run 1:
Design main, start of the top module:
module main #(
    parameter MAIN_DIV = 8,      
    parameter SCAN_DIV = 4       
)(
    input wire clk,
    input wire rst,    
    input wire btnC,   
    input wire btnL,   
    input wire btnR,   
    input wire [7:0] num1,   
    input wire [7:0] num2,   
    output wire [6:0] seg,            
    output wire [3:0] an,              
    output wire multiplicationFinished    
);
Settings: LEC_CHECK=0, ABC_AREA=1, CAP_MARGIN=20, CELL_PAD_IN_SITES_DETAIL_PLACEMENT=2, CORE_ASPECT_RATIO=1.1, CORE_MARGIN=9, CORE_UTILIZATION=40, CTS_CLUSTER_DIAMETER=310, CTS_CLUSTER_SIZE=69, HOLD_SLACK_MARGIN=0.15, MAX_ROUTING_LAYER=met5, MIN_ROUTING_LAYER=met2, PLACE_DENSITY_LB_ADDON=0.03, SETUP_SLACK_MARGIN=2.52, SLEW_MARGIN=15; clock period 20.0 ns.
run.sh (not shown) runs the stock make flow with config.mk's settings and CLKGATE_MAP_FILE=.
Run 1 closes out successfully: all stages finished, all timing, DRC and antenna checks passed.
Input-level comparison between run 2 and run 1:
# run 1
export LEC_CHECK = 0
export ABC_AREA = 1
export CAP_MARGIN = 20
export CELL_PAD_IN_SITES_DETAIL_PLACEMENT = 2
export CORE_ASPECT_RATIO = 1.1
export CORE_MARGIN = 9
export CORE_UTILIZATION = 40
export CTS_CLUSTER_DIAMETER = 310
export CTS_CLUSTER_SIZE = 69
export HOLD_SLACK_MARGIN = 0.15
export MAX_ROUTING_LAYER = met5
export MIN_ROUTING_LAYER = met2
export PLACE_DENSITY_LB_ADDON = 0.03
export SETUP_SLACK_MARGIN = 2.52
export SLEW_MARGIN = 15
create_clock -name core_clock -period 20.0 [get_ports {clk}]
# run 2
export LEC_CHECK = 0
export ABC_AREA = 1
export CAP_MARGIN = 20
export CORE_ASPECT_RATIO = 0.5
export CORE_MARGIN = 2
export CORE_UTILIZATION = 22
export CTS_CLUSTER_DIAMETER = 389
export CTS_CLUSTER_SIZE = 100
export SLEW_MARGIN = 30
export TNS_END_PERCENT = 15
create_clock -name core_clock -period 20.0 [get_ports {clk}]
### Flow results
On fraction of met3 tracks used by global routing: run 2 sits below run 1. Note that the critical path depth recorded for run 1 amounts to 0.947 times the value seen in run 2. Re maximum frequency: run 2 and run 1 aren't equal, and the higher value belongs to run 2. Of run 2 and run 1, run 2 shows the lower clock tree buffer count of the final layout, with run 1 above it. met4 as the uppermost layer routed was reported by run 2, and met5 by run 1. Against run 1, run 2 reports a sum of met3 wire segment lengths after detailed routing that is lower. Looking at post-route met1 wirelength across run 2 and run 1, the one that comes out higher is run 2. The standard cells in run 2 occupy more silicon area than those in run 1 do.
Input changes introduced in run 3 (baseline for comparison: run 2):
# run 2
export LEC_CHECK = 0
export ABC_AREA = 1
export CAP_MARGIN = 20
export CORE_ASPECT_RATIO = 0.5
export CORE_MARGIN = 2
export CORE_UTILIZATION = 22
export CTS_CLUSTER_DIAMETER = 389
export CTS_CLUSTER_SIZE = 100
export SLEW_MARGIN = 30
export TNS_END_PERCENT = 15
create_clock -name core_clock -period 20.0 [get_ports {clk}]
# run 3
export LEC_CHECK = 0
export ABC_AREA = 1
export CAP_MARGIN = 20
export CORE_ASPECT_RATIO = 0.5
export CORE_MARGIN = 2
export CORE_UTILIZATION = 40
export CTS_CLUSTER_DIAMETER = 172
export CTS_CLUSTER_SIZE = 100
export SLEW_MARGIN = 30
export TNS_END_PERCENT = 15
create_clock -name core_clock -period 20.0 [get_ports {clk}]
Findings:
Run 3 | stages: all done | timing, DRC, antenna: all pass
Going from run 2 to run 3, the design area was found to have gone down by 2.9%.
Global routing met2 resource utilization is lower on run 2
Combinational power (run 3 over run 2): increase, about 2%
Modified inputs, run 4 compared to run 3
# run 3
export LEC_CHECK = 0
export ABC_AREA = 1
export CAP_MARGIN = 20
export CORE_ASPECT_RATIO = 0.5
export CORE_MARGIN = 2
export CORE_UTILIZATION = 40
export CTS_CLUSTER_DIAMETER = 172
export CTS_CLUSTER_SIZE = 100
export SLEW_MARGIN = 30
export TNS_END_PERCENT = 15
create_clock -name core_clock -period 20.0 [get_ports {clk}]
# run 4
export LEC_CHECK = 0
export ABC_AREA = 1
export CAP_MARGIN = 20
export CORE_ASPECT_RATIO = 1.97
export CORE_MARGIN = 2
export CORE_UTILIZATION = 55
export CTS_CLUSTER_DIAMETER = 163
export CTS_CLUSTER_SIZE = 100
export SLEW_MARGIN = 30
export TNS_END_PERCENT = 15
create_clock -name core_clock -period 20.0 [get_ports {clk}]
[summary]
[compare] base=run 3 new=run 4: sequential share of layout area moved up, clock group share of total power grew by 1.9 points. [compare] base=run 3 new=run 4: fill cell instance count of the final layout lost 29%, tally of clock buffers in the finished layout picked up an extra 3. Between run 4 and run 3, worst setup margin is higher for run 4, run 3 comes in under that. Looking at worst hold margin across run 4 and run 3, the one that comes out lower is run 4. On wire length of the first global-routing pass: between run 4 and run 3, it ends up higher for run 4.

---

red:
Starting RTL as in the previous note.
clock: 7.38 ns
lec_check: 0
abc_area: 0
cap_margin: 40
core_margin: 2
core_utilization: 72
cts_cluster_diameter: 246
cts_cluster_size: 21
gpl_routability_driven: 1
hold_slack_margin: -0.07
max_routing_layer: met4
place_density: 0.72
setup_slack_margin: 1.92
slew_margin: 15
red: aborted in clock tree synthesis (tool error)
> inputs changed (red -> blue)
Settings: a change of CORE_UTILIZATION from 72 to 64; a deleted MAX_ROUTING_LAYER that had been met4; a deleted PLACE_DENSITY that had been 0.72; a change of SETUP_SLACK_MARGIN from 1.92 to 0.58; a change of ABC_AREA from 0 to 1; a change of CTS_CLUSTER_SIZE from 21 to 71; a deleted HOLD_SLACK_MARGIN that had been -0.07; a change of CTS_CLUSTER_DIAMETER from 246 to 33; a change of the clock period (ns, I/O delays scaled along) from 7.38 to 11.2.
==> results <==
- Status for blue and red: clean finish in blue only
- Status(red) = ERROR, stage = clock tree synthesis
- Compared with red, in blue row count decreased by about 3.8% relative to the old numbers, number of library cell types mapped by synthesis saw a decrease, synthesis area per yosys saw a decrease, netlist area before placement has decreased.
- The run showing the greater die boundary width is red.
- blue vs. red: standard cell core area now sits lower, synthesized cell count now sits higher, simple-gate portion of the synthesized area now sits higher.
- Relative to red, the xor/xnor share of the synthesized area of blue is lower by 4.7 points.

---

job 4830:
Starting RTL as in the previous note.
export LEC_CHECK = 0
export ABC_AREA = 0
export CAP_MARGIN = 10
export CELL_PAD_IN_SITES_DETAIL_PLACEMENT = 2
export CELL_PAD_IN_SITES_GLOBAL_PLACEMENT = 2
export CORE_ASPECT_RATIO = 1.1
export CORE_MARGIN = 10
export CORE_UTILIZATION = 59
export CTS_CLUSTER_DIAMETER = 336
export GPL_TIMING_DRIVEN = 1
export MAX_ROUTING_LAYER = met4
export MIN_ROUTING_LAYER = met1
export PLACE_DENSITY = 0.6
export SETUP_SLACK_MARGIN = 4.48
export SLEW_MARGIN = 35
export TNS_END_PERCENT = 30
create_clock -name core_clock -period 20.0 [get_ports {clk}]
No final results exist for job 4830, since it was stopped by error GPL-0301 during global placement without I/O (3_1_place_gp_skip_io).
--- input diff job 4830..job 6558 ---
- CELL_PAD_IN_SITES_GLOBAL_PLACEMENT no longer set, was 2
- CORE_ASPECT_RATIO no longer set, was 1.1
- CORE_MARGIN now 2, was 10
- GPL_TIMING_DRIVEN now 0, was 1
- CORE_UTILIZATION now 33, was 59
- MIN_ROUTING_LAYER now met2, was met1
==> results <==
Job 4830 did not make it past global placement without I/O (3_1_place_gp_skip_io), where a tool error ended it. For job 6558, the flow was terminated by a tool error in global routing (5_1_grt) and produced no final design. Job 4830 -> job 6558: mean instance size in the synthesized netlist delta 0, exact match. When the final numbers for job 6558 and job 4830 were put side by side, the initial standard-cell utilization of the core turned out to be greater in job 4830. As far as area fraction in full adders, half adders and majority gates goes, job 4830 and job 6558 are indistinguishable; the numbers are identical. Area of the core region (job 4830 / job 6558): 0.56. Sequential cell area fraction in the yosys report came out exactly the same in job 6558 and job 4830. Relative to job 4830, the number of cell rows of job 6558 is higher by 17. Floorplan die width up about 26% in job 6558 wrt job 4830. Summary of job 6558 over job 4830: die size shows an increase of about 47%, height of the die picked up an extra 16%.
--- input diff job 6558..job 3838 ---
- ABC_AREA changed from 0 to 1
- HOLD_SLACK_MARGIN newly set to 0.15
- PLACE_DENSITY removed (was 0.6)
- CORE_ASPECT_RATIO newly set to 1.1
- SLEW_MARGIN changed from 35 to 15
- GPL_TIMING_DRIVEN removed (was 0)
- CORE_UTILIZATION changed from 33 to 40
- CAP_MARGIN changed from 10 to 20
- CORE_MARGIN changed from 2 to 9
- PLACE_DENSITY_LB_ADDON newly set to 0.03
- TNS_END_PERCENT removed (was 30)
- CTS_CLUSTER_DIAMETER changed from 336 to 240
- SETUP_SLACK_MARGIN changed from 4.48 to 2.52
Largest family of logic cells by area = simple AND/OR/NAND/NOR gates: job 3838; largest family of logic cells by area = AND-OR/OR-AND gates: job 6558. Job 3838 completed end to end with timing, DRC and antenna clean. Relative to job 6558, post-synthesis share of cell area spent on and, or, nand and nor gates increased by 20 points in job 3838. In the reports for job 3838 and job 6558, the larger number of nets produced by synthesis belongs to job 3838. Complex-gate fraction of the synthesized area was higher in the run labelled job 6558. Initial standard-cell utilization of the core came out higher on job 3838 than on job 6558. Compared with job 6558, job 3838 shows chip area from the yosys synthesis statistics that has gone down by more than 10%. Synthesized area of job 3838 falls short of that of job 6558 by more than 10%.
Changes in job 9117 relative to job 3838:
- HOLD_SLACK_MARGIN no longer set, was 0.15
- MAX_ROUTING_LAYER no longer set, was met4
- MIN_ROUTING_LAYER no longer set, was met2
- TNS_END_PERCENT now 15, previously not set
- CORE_MARGIN now 2, was 9
- SLEW_MARGIN now 30, was 15
- PLACE_DENSITY_LB_ADDON no longer set, was 0.03
- CTS_CLUSTER_DIAMETER now 312, was 240
- SETUP_SLACK_MARGIN no longer set, was 2.52
- CTS_CLUSTER_SIZE now 100, previously not set
- CORE_ASPECT_RATIO now 1.97, was 1.1
- CELL_PAD_IN_SITES_DETAIL_PLACEMENT no longer set, was 2
- CORE_UTILIZATION now 25, was 40
Results
Taking job 3838 over job 9117, the switching power total ratio works out to 1.2.
Diff job 3838 -> job 9117: clock power share went down 0.3 points; global-route wire length before repair decreased by about 44% relative to the old numbers; synthesis-to-layout area growth increased 2.2 points.
Power and IR drop assume default switching activity.
